==> raven <==
Design main, start of the top module:
module main(clk, rst, mem_rdata, mem_addr, mem_wdata, mem_we);
export LEC_CHECK = 0
export CAP_MARGIN = 0
export CELL_PAD_IN_SITES_DETAIL_PLACEMENT = 1
export CELL_PAD_IN_SITES_GLOBAL_PLACEMENT = 1
export CORE_ASPECT_RATIO = 1.72
export CORE_MARGIN = 7
export CORE_UTILIZATION = 47
export CTS_CLUSTER_DIAMETER = 197
export CTS_CLUSTER_SIZE = 82
export GPL_ROUTABILITY_DRIVEN = 0
export MAX_ROUTING_LAYER = met4
export PLACE_DENSITY_LB_ADDON = 0.3
export SETUP_SLACK_MARGIN = 0.56
export SLEW_MARGIN = 40
export TNS_END_PERCENT = 45
create_clock -name core_clock -period 6.74 [get_ports {clk}]
run.sh (not shown) runs the stock make flow with config.mk's settings and CLKGATE_MAP_FILE=.
==> inputs of indigo, as changes to raven <==
==> flow/config.mk (replaced) <==
export PLATFORM = sky130hd
export DESIGN_NAME = main
export DESIGN_NICKNAME = main
export VERILOG_FILES = /design/flow/design.v
export SDC_FILE = /design/flow/constraint.sdc
export NUM_CORES = 4
export LEC_CHECK = 0
export ABC_AREA = 1
export CAP_MARGIN = 0
export CORE_MARGIN = 2
export CORE_UTILIZATION = 66
export CTS_CLUSTER_SIZE = 15
export SETUP_SLACK_MARGIN = -0.27
export SLEW_MARGIN = 20
==> flow/constraint.sdc (replaced) <==
create_clock -name core_clock -period 4.97 [get_ports {clk}]
set_input_delay 0.9940 -clock core_clock [delete_from_list [all_inputs] [get_ports {clk}]]
set_output_delay 0.9940 -clock core_clock [all_outputs]
set_load 0.01 [all_outputs]
==> inputs of juniper, as changes to raven <==
==> flow/config.mk (replaced) <==
export PLATFORM = sky130hd
export DESIGN_NAME = main
export DESIGN_NICKNAME = main
export VERILOG_FILES = /design/flow/design.v
export SDC_FILE = /design/flow/constraint.sdc
export NUM_CORES = 4
export LEC_CHECK = 0
export CAP_MARGIN = 20
export CORE_MARGIN = 2
export CORE_UTILIZATION = 33
export SLEW_MARGIN = 20
==> flow/constraint.sdc (replaced) <==
create_clock -name core_clock -period 8.07 [get_ports {clk}]
set_input_delay 1.6140 -clock core_clock [delete_from_list [all_inputs] [get_ports {clk}]]
set_output_delay 1.6140 -clock core_clock [all_outputs]
set_load 0.01 [all_outputs]
==> comparison table <==
quantity	juniper	indigo	raven
Outcome	no timing/DRC/antenna violations	finished with violations	no timing/DRC/antenna violations
Violated checks	-	setup timing	-
Number of rows in the core area	61	43	67
Clock buffer count	21	20	21
Placed Cells incl. Taps	1529	1717	1414
Power per cell area	188 mW/mm^2	331 mW/mm^2	237 mW/mm^2
Final non-clock buffer share	4.54%	7.90%	6.43%
Number of gates given a new drive strength after cts	0	13	19
Lkg Pwr	3.83 nW	5.23 nW	4.04 nW
Portion of total power attributed to combinational logic	24.7%	31.1%	25.3%
Utilization after layout	37.5%	77.6%	54.7%
Summed standard-cell area reported by yosys	0.00940 mm^2	0.00927 mm^2	0.00940 mm^2
Required time at the worst-slack endpoint	6.46 ns	3.98 ns	5.39 ns
Minimum setup slack in the final design	0.290 ns	-0.174 ns	0.518 ns
Max-slew headroom at the worst pin	23.7%	32.9%	35.7%
Post-CTS Setup Repair Bufs	0	0	6
Hold endpoint	CTRL.current_state[11]$_DFF_P_	CTRL.current_state[11]$_DFF_P_	CTRL.current_state[2]$_DFF_P_
Share of synthesized cell area in and, or, nand and nor gates	23.9%	35.6%	23.9%
Met3 wire length	2520 um	3590 um	2430 um
Post-layout period usage of the worst path	96.4%	103%	92.3%
First-pass GRT wire length	52000 um	53500 um	61700 um


==> run Z: inputs <==
main again, from the RTL that the note above started with.
==> flow/design.v (excerpt) <==
module main(clk, rst, mem_rdata, mem_addr, mem_wdata, mem_we);
clock: 6.74 ns
lec_check: 0
abc_area: 1
cap_margin: 0
cell_pad_in_sites_global_placement: 1
core_margin: 7
core_utilization: 63
cts_cluster_diameter: 217
cts_cluster_size: 100
max_routing_layer: met5
setup_slack_margin: 1.38
slew_margin: 20
tns_end_percent: 85
==> inputs of run R, as changes to run Z <==
==> flow/config.mk (replaced) <==
export PLATFORM = sky130hd
export DESIGN_NAME = main
export DESIGN_NICKNAME = main
export VERILOG_FILES = /design/flow/design.v
export SDC_FILE = /design/flow/constraint.sdc
export NUM_CORES = 4
export LEC_CHECK = 0
export CAP_MARGIN = 20
export CORE_MARGIN = 2
export CORE_UTILIZATION = 64
export SETUP_SLACK_MARGIN = -0.27
export SLEW_MARGIN = 20
==> flow/constraint.sdc (replaced) <==
create_clock -name core_clock -period 3.76 [get_ports {clk}]
set_input_delay 0.7520 -clock core_clock [delete_from_list [all_inputs] [get_ports {clk}]]
set_output_delay 0.7520 -clock core_clock [all_outputs]
set_load 0.01 [all_outputs]
==> inputs of run P, as changes to run Z <==
==> flow/config.mk (replaced) <==
export PLATFORM = sky130hd
export DESIGN_NAME = main
export DESIGN_NICKNAME = main
export VERILOG_FILES = /design/flow/design.v
export SDC_FILE = /design/flow/constraint.sdc
export NUM_CORES = 4
export LEC_CHECK = 0
export CAP_MARGIN = 20
export CORE_MARGIN = 2
export CORE_UTILIZATION = 40
export SLEW_MARGIN = 20
==> flow/constraint.sdc (replaced) <==
create_clock -name core_clock -period 5.5 [get_ports {clk}]
set_input_delay 1.1000 -clock core_clock [delete_from_list [all_inputs] [get_ports {clk}]]
set_output_delay 1.1000 -clock core_clock [all_outputs]
set_load 0.01 [all_outputs]
==> impl_metrics.csv <==
group,metric,value,unit
run_status,outcome,"did not finish",
run_status,lastStage,"global routing (5_1_grt)",
run_status,error,"[ERROR GRT-0232] Routing congestion too high. Check the congestion heatmap in the GUI.",
synth,adder_share,0.05300,
synth,synthTopCellsByArea,"dfxtp_1 29%, nand2_1 5.8%, ha_1 4.7%",
synth,topCombFamilyByArea,"AND-OR/OR-AND gates",
synth,netlist_instances,1192,
The numbers above come from run R.

==> impl_metrics.csv <==
group,metric,value,unit
run_status,outcome,"finished clean",
synth,topCombFamilyByArea,"AND-OR/OR-AND gates",
synth,synthTopCellsByArea,"dfxtp_1 29%, nand2_1 5.8%, ha_1 4.7%",
power_and_ir_drop,power_clock,1.30,mW
detailed_routing,wl_met2,16940,µm
synth,netlist_instances,1192,
The numbers above come from run P.

==> impl_metrics.csv <==
group,metric,value,unit
run_status,outcome,"did not finish",
synth,topCombFamilyByArea,"simple AND/OR/NAND/NOR gates",
synth,synthTopCellsByArea,"dfxtp_1 30%, nand2_1 15%, inv_1 8.7%",
synth,adder_share,0.04210,
run_status,lastStage,"global placement without I/O (3_1_place_gp_skip_io)",
run_status,error,"[ERROR GPL-0301] Utilization 106.187 % exceeds 100%.",
The numbers above come from run Z.



==> v34 <==
Starting RTL as in the previous note.
Design main, start of the top module:
module main(clk, rst, mem_rdata, mem_addr, mem_wdata, mem_we);
export LEC_CHECK = 0
export CAP_MARGIN = 20
export CORE_MARGIN = 2
export CORE_UTILIZATION = 72
export CTS_CLUSTER_SIZE = 57
export PLACE_DENSITY = 0.65
export SETUP_SLACK_MARGIN = 0.49
export SLEW_MARGIN = 20
create_clock -name core_clock -period 3.78 [get_ports {clk}]
==> v12: changes against v34 <==
--- a/flow/config.mk
+++ b/flow/config.mk
@@ -8,7 +8,7 @@
 export CAP_MARGIN = 20
 export CORE_MARGIN = 2
-export CORE_UTILIZATION = 72
-export CTS_CLUSTER_SIZE = 57
-export PLACE_DENSITY = 0.65
-export SETUP_SLACK_MARGIN = 0.49
+export CORE_UTILIZATION = 40
+export CTS_CLUSTER_DIAMETER = 316
+export CTS_CLUSTER_SIZE = 98
+export PLACE_DENSITY = 0.38
 export SLEW_MARGIN = 20
==> flow/constraint.sdc (replaced) <==
create_clock -name core_clock -period 5.5 [get_ports {clk}]
set_input_delay 1.1000 -clock core_clock [delete_from_list [all_inputs] [get_ports {clk}]]
set_output_delay 1.1000 -clock core_clock [all_outputs]
set_load 0.01 [all_outputs]
==> flow_summary_export.csv <==
group,metric,value,unit
run_status,status,"no timing/DRC/antenna violations",
timing,tns,0,ps
place,hpwl,27800,um
floorplanning,die_width,157,um
place,placedInstanceArea,10600,um2
worst_setup_path,arrival,4310,ps
global_routing,grtUsageTotal,30.8,%
global_routing,grt_use_met2,51.0,%
floorplanning,dieHeight,157,um
floorplanning,fp_util,40.4,%
place,place_congestion,0.933,
finish,comb.multi_input.count,933,
place,place_inst,1560,
logic_synthesis,ys_async_sr_fraction,0,%
power_and_ir_drop,peakVddDrop,184,uV
floorplanning,row_count,56,
floorplanning,core-area,23300,um2
global_routing,first_global_vias,9413,
place,place_ws,-111,ps
floorplanning,dieArea,24700,um2
That was v12.
==> flow_summary_export.csv <==
group,metric,value,unit
run_status,haltStage,"clock tree synthesis (4_1_cts)",
logic_synthesis,ys_async_sr_fraction,0,%
place,hpwl,27600,um
run_status,error_line,"[ERROR DPL-0038] Utilization greater than 100%, impossible to legalize",
run_status,status,"did not finish",
floorplanning,row_count,41,
place,place_ws,-1160,ps
floorplanning,fp_util,74.2,%
floorplanning,core-area,12700,um2
place,place_inst,1552,
floorplanning,die_width,118,um
place,place_congestion,1.20,
place,placedInstanceArea,11500,um2
That was v34.


==> job 3781: inputs <==
main again, from the RTL that the note above started with.
clock: 6.74 ns
lec_check: 0
cap_margin: 0
cell_pad_in_sites_global_placement: 1
core_margin: 7
core_utilization: 41
cts_cluster_size: 82
max_routing_layer: met4
setup_slack_margin: -0.61
slew_margin: 40
tns_end_percent: 85
==> inputs of job 3761, as changes to job 3781 <==
ABC_AREA = 1   (was unset)
CAP_MARGIN = 20   (was 0)
CELL_PAD_IN_SITES_GLOBAL_PLACEMENT = unset   (was 1)
CORE_MARGIN = 2   (was 7)
CORE_UTILIZATION = 66   (was 41)
CTS_CLUSTER_SIZE = 99   (was 82)
MAX_ROUTING_LAYER = unset   (was met4)
SETUP_SLACK_MARGIN = unset   (was -0.61)
SLEW_MARGIN = 20   (was 40)
TNS_END_PERCENT = unset   (was 85)
==> flow/constraint.sdc (replaced) <==
create_clock -name core_clock -period 3.93 [get_ports {clk}]
set_input_delay 0.7860 -clock core_clock [delete_from_list [all_inputs] [get_ports {clk}]]
set_output_delay 0.7860 -clock core_clock [all_outputs]
set_load 0.01 [all_outputs]
==> inputs of job 7311, as changes to job 3781 <==
ABC_AREA = 1   (was unset)
CAP_MARGIN = 20   (was 0)
CELL_PAD_IN_SITES_GLOBAL_PLACEMENT = unset   (was 1)
CORE_MARGIN = 2   (was 7)
CORE_UTILIZATION = 72   (was 41)
CTS_CLUSTER_SIZE = unset   (was 82)
MAX_ROUTING_LAYER = unset   (was met4)
SETUP_SLACK_MARGIN = unset   (was -0.61)
SLEW_MARGIN = 20   (was 40)
TNS_END_PERCENT = unset   (was 85)
==> flow/constraint.sdc (replaced) <==
create_clock -name core_clock -period 8.07 [get_ports {clk}]
set_input_delay 1.6140 -clock core_clock [delete_from_list [all_inputs] [get_ports {clk}]]
set_output_delay 1.6140 -clock core_clock [all_outputs]
set_load 0.01 [all_outputs]
==> results <==
- Job 3761 failed in global routing (5_1_grt). Job 3781 ran to the end with no violations. Job 7311 produced a clean layout.
- Sequential share of layout area: job 7311 is higher than job 3781 (1.1 points).
- In job 3781 the power is larger than in job 7311, by 18%.
- Against job 3781, the synthesized cell count of job 7311 is higher by about 25%.
- In sequential cell count, job 7311 and job 3781 do not differ.
- Register-to-register slack: job 3781 is worse than job 7311 (1.3 ns).
- Of job 3781 and job 7311, job 3781 has the higher synthesized area (gap about 1.3%, measured against job 7311).
- Against job 7311, the non-clock buffer count of job 3781 is higher by 39.
- Of job 7311 and job 3781, job 3781 has the higher cell area (gap 4.2%, measured against job 3781).
- Between job 7311 and job 3781, the lower combinational power is in job 7311 (gap about 0.8%, measured against job 3781).
- Die area, lowest first: job 7311, job 3761, job 3781.


==> run a <==
main again, from the RTL that the note above started with.
clock: 3.62 ns
lec_check: 0
abc_area: 0
cap_margin: 35
cell_pad_in_sites_global_placement: 3
core_aspect_ratio: 0.84
core_margin: 2
core_utilization: 38
cts_cluster_diameter: 51
cts_cluster_size: 52
gpl_routability_driven: 0
gpl_timing_driven: 0
place_density: 0.47
slew_margin: 20
==> inputs of run b, as changes to run a <==
ABC_AREA = unset   (was 0)
CAP_MARGIN = 20   (was 35)
CELL_PAD_IN_SITES_GLOBAL_PLACEMENT = unset   (was 3)
CORE_ASPECT_RATIO = unset   (was 0.84)
CORE_UTILIZATION = 68   (was 38)
CTS_CLUSTER_DIAMETER = unset   (was 51)
CTS_CLUSTER_SIZE = unset   (was 52)
GPL_ROUTABILITY_DRIVEN = unset   (was 0)
GPL_TIMING_DRIVEN = unset   (was 0)
PLACE_DENSITY = unset   (was 0.47)
SETUP_SLACK_MARGIN = -0.31   (was unset)
==> flow/constraint.sdc (replaced) <==
create_clock -name core_clock -period 4.75 [get_ports {clk}]
set_input_delay 0.9500 -clock core_clock [delete_from_list [all_inputs] [get_ports {clk}]]
set_output_delay 0.9500 -clock core_clock [all_outputs]
set_load 0.01 [all_outputs]
==> Slide: Implementation Results <==
Implementation Results

Run status
  • Status: finished with violations
  • SO Viols: setup timing

Final layout
  • Nonclk buf count: 203
  • Non-filler cells, final: 1659
  • Sequential share of cell area: between 20% and 30%
  • Util after Layout: slightly above 50%

Setup path
  • Critical path depth: 18

Final timing
  • Final setup fails: ~74
  • Setup ws final: -1.67 ns

Power
  • Comb power: roughly 1.7 mW
  • Leakage: about 4.6 nW
  • Flop pwr share: 31.2%
  • Power Total: 5.27 mW

Clock tree
  • Clock-pin transition on the worst setup and hold timing paths: roughly 0.060 ns
  • Clk ins delay skew pair: 0.44 ns

Route
  • N_diodes: 1

Min path
  • Hold Path Origin: CTRL.current_state[12]
(the above is from run a)
==> Slide: Implementation Results <==
Implementation Results

Run status
  • Status: finished with violations
  • SO Viols: setup timing

Final timing
  • Final setup fails: 16
  • Setup ws final: -0.758 ns

Route
  • N_diodes: 0

Final layout
  • Util after Layout: between 80 and 90%
  • Non-filler cells, final: 1526

Power
  • Leakage: 4.71 nW

Setup path
  • Critical path depth: 16

Min path
  • Hold Path Origin: CTRL.current_state[3]
(the above is from run b)


==> build 44: inputs <==
Starting RTL as in the previous note.
Settings: LEC_CHECK=0, CAP_MARGIN=10, CORE_ASPECT_RATIO=0.85, CORE_MARGIN=2, CORE_UTILIZATION=68, CTS_CLUSTER_DIAMETER=88, SLEW_MARGIN=20; clock period 5.29 ns.
==> inputs of build 84, as changes to build 44 <==
- ABC_AREA: unset -> 1
- CAP_MARGIN: 10 -> 20
- CORE_ASPECT_RATIO: 0.85 -> unset
- CORE_UTILIZATION: 68 -> 40
- CTS_CLUSTER_DIAMETER: 88 -> unset
- SETUP_SLACK_MARGIN: unset -> 1.48
==> flow/constraint.sdc (replaced) <==
create_clock -name core_clock -period 5.5 [get_ports {clk}]
set_input_delay 1.1000 -clock core_clock [delete_from_list [all_inputs] [get_ports {clk}]]
set_output_delay 1.1000 -clock core_clock [all_outputs]
set_load 0.01 [all_outputs]
==> inputs of build 38, as changes to build 44 <==
- CAP_MARGIN: 10 -> 20
- CORE_ASPECT_RATIO: 0.85 -> unset
- CORE_UTILIZATION: 68 -> 56
- CTS_CLUSTER_DIAMETER: 88 -> unset
- SETUP_SLACK_MARGIN: unset -> 0.9
==> flow/constraint.sdc (replaced) <==
create_clock -name core_clock -period 3.28 [get_ports {clk}]
set_input_delay 0.6560 -clock core_clock [delete_from_list [all_inputs] [get_ports {clk}]]
set_output_delay 0.6560 -clock core_clock [all_outputs]
set_load 0.01 [all_outputs]
==> reports/qor.log <==
INFO  pwr            clock_power=1.28mW
INFO  timing         setup_viol=3
INFO  status         status=failed layout checks
INFO  placement      pre_cts_ws=-87.84ps
INFO  routing        met2_length=15.36mm
INFO  timing         hold_slack=499.4ps
INFO  finish         fillCellCount=764
INFO  worst_setup_path timing.reg2reg.setup_slack=500ps
INFO  clocking       worst_setup_hold_path_clk_slew=70ps
INFO  status         failed_checks=setup timing
INFO  timing         final_critical_path_setup_slack=-131.2ps
Source of the figures above: build 44

==> reports/qor.log <==
INFO  clocking       worst_setup_hold_path_clk_slew=60ps
INFO  status         failed_checks=setup timing
INFO  status         status=failed layout checks
INFO  timing         final_critical_path_setup_slack=-1643ps
INFO  timing         setup_viol=87
INFO  placement      pre_cts_ws=-1624ps
Source of the figures above: build 38

==> reports/qor.log <==
INFO  pwr            clock_power=1.15mW
INFO  floorplanning  num_rows=55
INFO  timing         final_critical_path_setup_slack=608.0ps
INFO  worst_setup_path timing.reg2reg.setup_slack=620ps
INFO  timing         setup_viol=0
INFO  placement      pre_cts_ws=142.4ps
INFO  status         status=no timing/DRC/antenna violations
Source of the figures above: build 84

Power figures rest on the tool's default switching activity, not on a simulated workload.
